// std_fp_smult_pipe
module std_fp_smult_pipe #(
    parameter WIDTH = 32,
    parameter INT_WIDTH = 16,
    parameter FRAC_WIDTH = 16
) (
    input  [WIDTH-1:0]              left,
    input  [WIDTH-1:0]              right,
    input  logic                    reset,
    input  logic                    go,
    input  logic                    clk,
    output logic [WIDTH-1:0]        out,
    output logic                    done
);
clock: 7.02 ns
lec_check: 0
cap_margin: 20
core_margin: 2
core_utilization: 72
cts_cluster_diameter: 142
place_density: 0.36
slew_margin: 20
run.sh (not shown) runs the stock make flow with config.mk's settings and CLKGATE_MAP_FILE=.
The starting point produced a layout that fails on negative setup slack.
==> next run, changes <==
- CORE_UTILIZATION: 72 -> 66
- CTS_CLUSTER_DIAMETER: 142 -> unset
- PLACE_DENSITY: 0.36 -> unset
- clock period: 7.02 -> 5.11 ns (I/O delays scaled with it)
What happened:
- The new run reached the layout checks and failed them: negative setup slack
- critical path depth does not change
- final area came out higher by 3.5%
- area after synthesis is unchanged
- count of clock-buffer cells in the layout came out lower by 2
- worst setup slack degrades by 1.8 ns
- worst hold slack improves by 0.0061 ns
- non-clock buffer count came out higher by 95
==> next run, changes <==
- CORE_UTILIZATION: 66 -> 72
- PLACE_DENSITY_LB_ADDON: unset -> 0.19
- clock period: 5.11 -> 7.02 ns (I/O delays scaled with it)
The new run completed and failed the layout checks on negative setup slack. Final cell count went down by 3.8%. Non-clock buffer count shrinks by 139. Synthesized cell count stays the same. Via count went up by 0.33%. Worst setup slack gets better by 1.9 ns. Critical path depth does not change. Global-route usage is higher by 2.9 points. Utilization goes up by 3.6 points. Clock power falls by 28%.
==> next run, changes <==
- ABC_AREA: unset -> 1
- CTS_CLUSTER_SIZE: unset -> 96
- PLACE_DENSITY_LB_ADDON: 0.19 -> unset
- clock period: 7.02 -> 2.74 ns (I/O delays scaled with it)
Result:
- With this change the flow ended with an error in 5_1_grt (GRT-0232)
- die area rose by 6.0%
- synthesized cell count rises by 29%
- area after synthesis went up by 6.1%
==> next run, changes <==
- ABC_AREA: 1 -> unset
- CORE_UTILIZATION: 72 -> 68
- CTS_CLUSTER_SIZE: 96 -> 39
- clock period: 2.74 -> 5.72 ns (I/O delays scaled with it)
What happened: The new run completed, yet does not pass: negative setup slack. Synthesized area is lower by 5.8%. Synthesized cell count is lower by 22%. Die size stays flat.
==> next run, changes <==
- CORE_UTILIZATION: 68 -> 70
- CTS_CLUSTER_DIAMETER: unset -> 162
- CTS_CLUSTER_SIZE: 39 -> 100
- clock period: 5.72 -> 7.5 ns (I/O delays scaled with it)
Outcome:
- The changed run completed without violations
- synthesized cell count is unchanged
- setup slack gets better by 1.6 ns
- final area fell by about 10%
- power fell by about 35%
- synthesized area is unchanged
- register-to-register slack gets better by 1.6 ns

---

== build 75 ==
std_fp_smult_pipe again, from the RTL that the note above started with.
make LEC_CHECK=0 CAP_MARGIN=15 CORE_ASPECT_RATIO=1.72 CORE_MARGIN=2 CORE_UTILIZATION=48 CTS_CLUSTER_DIAMETER=277 GPL_TIMING_DRIVEN=0 PLACE_DENSITY_LB_ADDON=0.14 SETUP_SLACK_MARGIN=2.19 SLEW_MARGIN=30 finish   # period 7.82 ns
## Diff of input files: build 68 against build 75
- PLACE_DENSITY_LB_ADDON no longer set, was 0.14
- CAP_MARGIN now 0, was 15
- GPL_TIMING_DRIVEN no longer set, was 0
- SETUP_SLACK_MARGIN now 0.9, was 2.19
- CORE_ASPECT_RATIO no longer set, was 1.72
- SLEW_MARGIN now 20, was 30
- PLACE_DENSITY now 0.67, previously not set
- CTS_CLUSTER_DIAMETER no longer set, was 277
- CORE_UTILIZATION now 72, was 48
- the clock period (ns, I/O delays scaled along) now 7.5, was 7.82
==> comparison <==
On mean number of vias per cell: between build 75 and build 68, it ends up higher for build 68.
Measured against each other, build 75 and build 68 differ in row count, the lower figure coming from build 68.
Changes observed in build 68 relative to build 75: via count of the first global-routing pass grew by about 2.8%; critical path's largest stage delay shrank by 60 ps; flip-flop and latch area grew by about 0.4%.
Of the two values seen for critical path startpoint, comp.rtmp[5] was produced by build 68 and comp.rtmp[2] by build 75.
The area of the core in build 75 is 1.5 times that in build 68.
Summary — wire length of the first global-routing pass, build 68 relative to build 75: lower, by 15 mm.
From build 75 to build 68 the numbers moved as follows: sequential share of layout area about even; utilization went up.
Setup slack, build 75 and build 68, higher one = build 75.
Build 68 vs build 75 — non-clock buffer count dropped by a little under 10%
Input-level comparison between build 81 and build 68:
- CELL_PAD_IN_SITES_GLOBAL_PLACEMENT newly set to 3
- PLACE_DENSITY removed (was 0.67)
- SETUP_SLACK_MARGIN removed (was 0.9)
- MAX_ROUTING_LAYER newly set to met4
- CTS_CLUSTER_SIZE newly set to 53
- CORE_UTILIZATION changed from 72 to 26
- CAP_MARGIN changed from 0 to 20
- ABC_AREA newly set to 0
- CELL_PAD_IN_SITES_DETAIL_PLACEMENT newly set to 2
Results
- Looking at chip width, build 81 sits 140 um higher than build 68 does.
- Comparing build 68 and build 81, final-stage net count is higher on build 68.
- NOTE sequential group power build 68->build 81 decreased slightly
- Build 81 -> build 68: portion of the post-synthesis area used by sequential elements delta 0, exact match
- Changes observed in build 81 relative to build 68: design area went up, core utilization of the finished layout saw a decrease, maximum achievable frequency +1.7 MHz.

---

Starting RTL as in the previous note.
clock: 7.96 ns
lec_check: 0
abc_area: 1
cap_margin: 20
cell_pad_in_sites_detail_placement: 2
core_aspect_ratio: 0.67
core_margin: 2
core_utilization: 53
cts_cluster_diameter: 207
gpl_routability_driven: 0
gpl_timing_driven: 0
min_routing_layer: met2
place_density: 0.87
slew_margin: 10
The baseline never finished: it broke off in detailed placement (3_5_place_dp).
Edit:
- CELL_PAD_IN_SITES_DETAIL_PLACEMENT: 2 -> unset
- CORE_ASPECT_RATIO: 0.67 -> unset
- CORE_UTILIZATION: 53 -> 68
- CTS_CLUSTER_DIAMETER: 207 -> unset
- CTS_CLUSTER_SIZE: unset -> 39
- GPL_ROUTABILITY_DRIVEN: 0 -> unset
- GPL_TIMING_DRIVEN: 0 -> unset
- HOLD_SLACK_MARGIN: unset -> 0.3
- MIN_ROUTING_LAYER: met2 -> unset
- PLACE_DENSITY: 0.87 -> unset
- SLEW_MARGIN: 10 -> 20
- clock period: 7.96 -> 5.02 ns (I/O delays scaled with it)
Outcome: Now the flow produced a layout that fails on negative setup slack; synthesized cell count does not change; synthesized area stays the same; die area went down by 22%.
Edit:
- ABC_AREA: 1 -> unset
- CORE_UTILIZATION: 68 -> 72
- CTS_CLUSTER_SIZE: 39 -> unset
- HOLD_SLACK_MARGIN: 0.3 -> unset
- PLACE_DENSITY: unset -> 0.65
- SETUP_SLACK_MARGIN: unset -> -0.5
- clock period: 5.02 -> 6.61 ns (I/O delays scaled with it)
Outcome:
- The new run ran to the end with violations: negative setup slack
- routed wire length goes down by 6.5%
- clock power fell by about 33%
- maximum frequency decreases by about 7%
- global-route usage went down by 0.85 points
- setup slack gets better by 1.1 ns
- first-iteration DRC count went down by about 7%
- via count drops by about 15%
- power shrinks by about 35%
Edit:
- CORE_UTILIZATION: 72 -> 40
- PLACE_DENSITY: 0.65 -> unset
- SETUP_SLACK_MARGIN: -0.5 -> unset
- clock period: 6.61 -> 7.37 ns (I/O delays scaled with it)
Effect:
- Now the flow finished with timing, DRC and antenna clean
- die size came out higher by 78%
- setup slack gets better by 0.96 ns
- register-to-register slack improves by 0.96 ns
- clock power came out lower by 8.0%
- clock skew decreases by 0.0078 ns
- power fell by 20%

---

std_fp_smult_pipe again, from the RTL that the note above started with.
==> flow/config.mk <==
export PLATFORM = sky130hd
export DESIGN_NAME = std_fp_smult_pipe
export DESIGN_NICKNAME = std_fp_smult_pipe
export VERILOG_FILES = /design/flow/design.v
export SDC_FILE = /design/flow/constraint.sdc
export NUM_CORES = 4
export LEC_CHECK = 0
export CAP_MARGIN = 20
export CORE_MARGIN = 2
export CORE_UTILIZATION = 40
export SLEW_MARGIN = 20
==> flow/constraint.sdc <==
create_clock -name core_clock -period 7.5 [get_ports {clk}]
set_input_delay 1.5000 -clock core_clock [delete_from_list [all_inputs] [get_ports {clk}]]
set_output_delay 1.5000 -clock core_clock [all_outputs]
set_load 0.01 [all_outputs]
The baseline finished clean.
Edit:
--- a/flow/config.mk
+++ b/flow/config.mk
@@ -9,3 +9,5 @@
 export CORE_MARGIN = 2
-export CORE_UTILIZATION = 40
+export CORE_UTILIZATION = 68
+export CTS_CLUSTER_DIAMETER = 55
+export SETUP_SLACK_MARGIN = 1.07
 export SLEW_MARGIN = 20
The changed run went through all stages and came out clean; setup slack improved by 0.040 ns; count of clock-buffer cells in the layout fell by 1; design area rose by 6.8%; fmax rose by 0.56%; register-to-register slack improved by 0.04 ns; sequential power is about the same; hold slack improved by 0.0061 ns; global-route usage rose by 19 points; area after synthesis stays the same; final cell count fell by 6.6%; clock skew rose by 0.0079 ns.
Edit:
--- a/flow/config.mk
+++ b/flow/config.mk
@@ -7,7 +7,9 @@
 export LEC_CHECK = 0
-export CAP_MARGIN = 20
+export ABC_AREA = 1
+export CAP_MARGIN = 0
 export CORE_MARGIN = 2
-export CORE_UTILIZATION = 68
-export CTS_CLUSTER_DIAMETER = 55
-export SETUP_SLACK_MARGIN = 1.07
-export SLEW_MARGIN = 20
+export CORE_UTILIZATION = 40
+export CTS_CLUSTER_DIAMETER = 332
+export CTS_CLUSTER_SIZE = 46
+export HOLD_SLACK_MARGIN = -0.07
+export SLEW_MARGIN = 0
The new run ran to the end with no violations.
Die area climbs by about 80%.
Via count climbs by about 7%.
Global-route usage drops by 16 points.
Critical path depth climbs by 2.
Edit:
==> flow/config.mk (replaced) <==
export PLATFORM = sky130hd
export DESIGN_NAME = std_fp_smult_pipe
export DESIGN_NICKNAME = std_fp_smult_pipe
export VERILOG_FILES = /design/flow/design.v
export SDC_FILE = /design/flow/constraint.sdc
export NUM_CORES = 4
export LEC_CHECK = 0
export CAP_MARGIN = 20
export CELL_PAD_IN_SITES_DETAIL_PLACEMENT = 1
export CORE_MARGIN = 2
export CORE_UTILIZATION = 40
export CTS_CLUSTER_SIZE = 53
export SLEW_MARGIN = 20
Result:
- The new run finished clean
- register-to-register slack is worse by 0.10 ns
- combinational power increases by a few percent
- flip-flop count does not change
- utilization goes up by 0.56 points
Edit:
--- a/flow/config.mk
+++ b/flow/config.mk
@@ -7,7 +7,9 @@
 export LEC_CHECK = 0
+export ABC_AREA = 1
 export CAP_MARGIN = 20
-export CELL_PAD_IN_SITES_DETAIL_PLACEMENT = 1
 export CORE_MARGIN = 2
 export CORE_UTILIZATION = 40
-export CTS_CLUSTER_SIZE = 53
+export CTS_CLUSTER_DIAMETER = 142
+export CTS_CLUSTER_SIZE = 62
 export SLEW_MARGIN = 20
+export TNS_END_PERCENT = 95
Outcome: The new run finished clean; flip-flop count stays the same; synthesized cell count came out higher by about 30%; setup slack improved by 0.10 ns.
Edit:
--- a/flow/config.mk
+++ b/flow/config.mk
@@ -8,8 +8,9 @@
 export ABC_AREA = 1
-export CAP_MARGIN = 20
+export CAP_MARGIN = 0
 export CORE_MARGIN = 2
-export CORE_UTILIZATION = 40
-export CTS_CLUSTER_DIAMETER = 142
-export CTS_CLUSTER_SIZE = 62
-export SLEW_MARGIN = 20
-export TNS_END_PERCENT = 95
+export CORE_UTILIZATION = 57
+export CTS_CLUSTER_DIAMETER = 332
+export CTS_CLUSTER_SIZE = 87
+export HOLD_SLACK_MARGIN = -0.07
+export PLACE_DENSITY = 0.37
+export SLEW_MARGIN = 0
After rerunning:
- worst setup slack is better by 0.0058 ns
- fmax is about the same
- clock skew grows by 0.033 ns
- via count shrinks by 0.97%
- combinational power grows by about 4%
- final area shrinks by 1.2%

---

Setup of run 1:
Starting RTL as in the previous note.
Settings: LEC_CHECK=0, CAP_MARGIN=5, CORE_MARGIN=2, CORE_UTILIZATION=72, CTS_CLUSTER_DIAMETER=93, CTS_CLUSTER_SIZE=77, PLACE_DENSITY_LB_ADDON=0.0, SETUP_SLACK_MARGIN=1.46, SLEW_MARGIN=20; clock period 5.11 ns.
Run 1: all stages done; final checks FAILED (negative setup slack).
What run 2 does differently from run 1 at the input level:
# run 1
export LEC_CHECK = 0
export CAP_MARGIN = 5
export CORE_MARGIN = 2
export CORE_UTILIZATION = 72
export CTS_CLUSTER_DIAMETER = 93
export CTS_CLUSTER_SIZE = 77
export PLACE_DENSITY_LB_ADDON = 0.0
export SETUP_SLACK_MARGIN = 1.46
export SLEW_MARGIN = 20
create_clock -name core_clock -period 5.11 [get_ports {clk}]
# run 2
export LEC_CHECK = 0
export CAP_MARGIN = 5
export CORE_MARGIN = 2
export CORE_UTILIZATION = 72
export CTS_CLUSTER_DIAMETER = 93
export PLACE_DENSITY = 0.65
export SETUP_SLACK_MARGIN = 0.51
export SLEW_MARGIN = 20
create_clock -name core_clock -period 5.11 [get_ports {clk}]
Findings:
- [run 2] flow finished | final checks: failed | reasons: negative setup slack
- On sequential share of cell area, run 1 and run 2 are neck and neck.
- Run 1 → run 2: power per cell area moved down, CTS clock-pin slew for the worst setup and hold paths level, period utilization moved down, setup violation total in the final timing report level.
- A start point of the critical path of comp.rtmp[5]$_SDFF_PP0_ is what run 2 shows, while comp.rtmp[4]$_SDFF_PP0_ belongs to run 1.
- Going from run 1 to run 2, setup slack grows by 240 ps.
- Side by side, final layout net count turned out lower in run 2 than in run 1.
Input-level comparison between run 3 and run 2:
# run 2
export LEC_CHECK = 0
export CAP_MARGIN = 5
export CORE_MARGIN = 2
export CORE_UTILIZATION = 72
export CTS_CLUSTER_DIAMETER = 93
export PLACE_DENSITY = 0.65
export SETUP_SLACK_MARGIN = 0.51
export SLEW_MARGIN = 20
create_clock -name core_clock -period 5.11 [get_ports {clk}]
# run 3
export LEC_CHECK = 0
export CAP_MARGIN = 0
export CORE_MARGIN = 2
export CORE_UTILIZATION = 72
export CTS_CLUSTER_DIAMETER = 105
export PLACE_DENSITY = 0.36
export SETUP_SLACK_MARGIN = 1.24
export SLEW_MARGIN = 20
create_clock -name core_clock -period 6.25 [get_ports {clk}]
--- outcome ---
Run 2 and run 3: no clean run
On run 3: clock group share of total power is 0.3 points lower than what run 2 gave.
Compared to run 2, run 3 has clock transition at the registers of the reported paths 20 ps lower.
Going from run 2 to run 3, setup slack of the critical path after layout grows by 1000 ps.
Taking run 2 over run 3, the total power after layout ratio works out to 1.2.
Going from run 2 to run 3, count of buffers added by post-CTS timing repair for setup down about 26%; final area down 0.77%; time the worst path needs with I/O delays and setup up 140 ps; relative area change from synthesis to final layout down 0.94 points.
Here is what was changed in the inputs of run 4 compared with run 3.
# run 3
export LEC_CHECK = 0
export CAP_MARGIN = 0
export CORE_MARGIN = 2
export CORE_UTILIZATION = 72
export CTS_CLUSTER_DIAMETER = 105
export PLACE_DENSITY = 0.36
export SETUP_SLACK_MARGIN = 1.24
export SLEW_MARGIN = 20
create_clock -name core_clock -period 6.25 [get_ports {clk}]
# run 4
export LEC_CHECK = 0
export CAP_MARGIN = 0
export CORE_MARGIN = 2
export CORE_UTILIZATION = 72
export CTS_CLUSTER_DIAMETER = 30
export CTS_CLUSTER_SIZE = 56
export PLACE_DENSITY_LB_ADDON = 0.2
export SETUP_SLACK_MARGIN = 2.25
export SLEW_MARGIN = 20
create_clock -name core_clock -period 7.72 [get_ports {clk}]
Run 4: all stages complete, timing, DRC and antenna checks passed. Switching power total on run 4 is ahead of run 3. In run 4, the sequential cell power came out about 18% below the value in run 3. Relative to run 3, cell count after placement decreased by 246 in run 4. Run 4 does better than run 3 on worst setup slack. Number of cells on the critical path delta for run 4 relative to run 3: 3 lower. Run 3 has higher area growth from synthesis to layout than run 4. Diff run 3 -> run 4: share of cell area taken by flip-flops and latches rose 0.31 points, fmax stayed essentially flat, number of global-route vias before repair now larger. Per the comparison of run 4 with run 3, global-route wire length before repair +2.8%, minimum setup slack among reg-to-reg paths +1470 ps.
What run 5 does differently from run 4 at the input level:
# run 4
export LEC_CHECK = 0
export CAP_MARGIN = 0
export CORE_MARGIN = 2
export CORE_UTILIZATION = 72
export CTS_CLUSTER_DIAMETER = 30
export CTS_CLUSTER_SIZE = 56
export PLACE_DENSITY_LB_ADDON = 0.2
export SETUP_SLACK_MARGIN = 2.25
export SLEW_MARGIN = 20
create_clock -name core_clock -period 7.72 [get_ports {clk}]
# run 5
export LEC_CHECK = 0
export CAP_MARGIN = 20
export CORE_MARGIN = 2
export CORE_UTILIZATION = 72
export CTS_CLUSTER_DIAMETER = 93
export SETUP_SLACK_MARGIN = 1.28
export SLEW_MARGIN = 20
create_clock -name core_clock -period 5.11 [get_ports {clk}]
## What came out
Re final setup violation count: run 5 is 32 up on run 4.
Source-to-sink clock delay at the later pin of the worst-skew pair: run 4 vs run 5 — no meaningful difference
Looking at power share of the combinational group across run 5 and run 4, the one that comes out lower is run 4.
Run 4 vs run 5, capture point of the worst path: comp.out_tmp[43]$_SDFFE_PP0P_ vs comp.out_tmp[41]$_SDFFE_PP0P_
Layout checks on run 5: not met. Flow itself completed; violations: negative setup slack.
Comparing run 5 and run 4, number of cells on the critical path is lower on run 5.
Non-clock buffer count for run 5: 137 up relative to run 4
Power figures rest on the tool's default switching activity, not on a simulated workload.
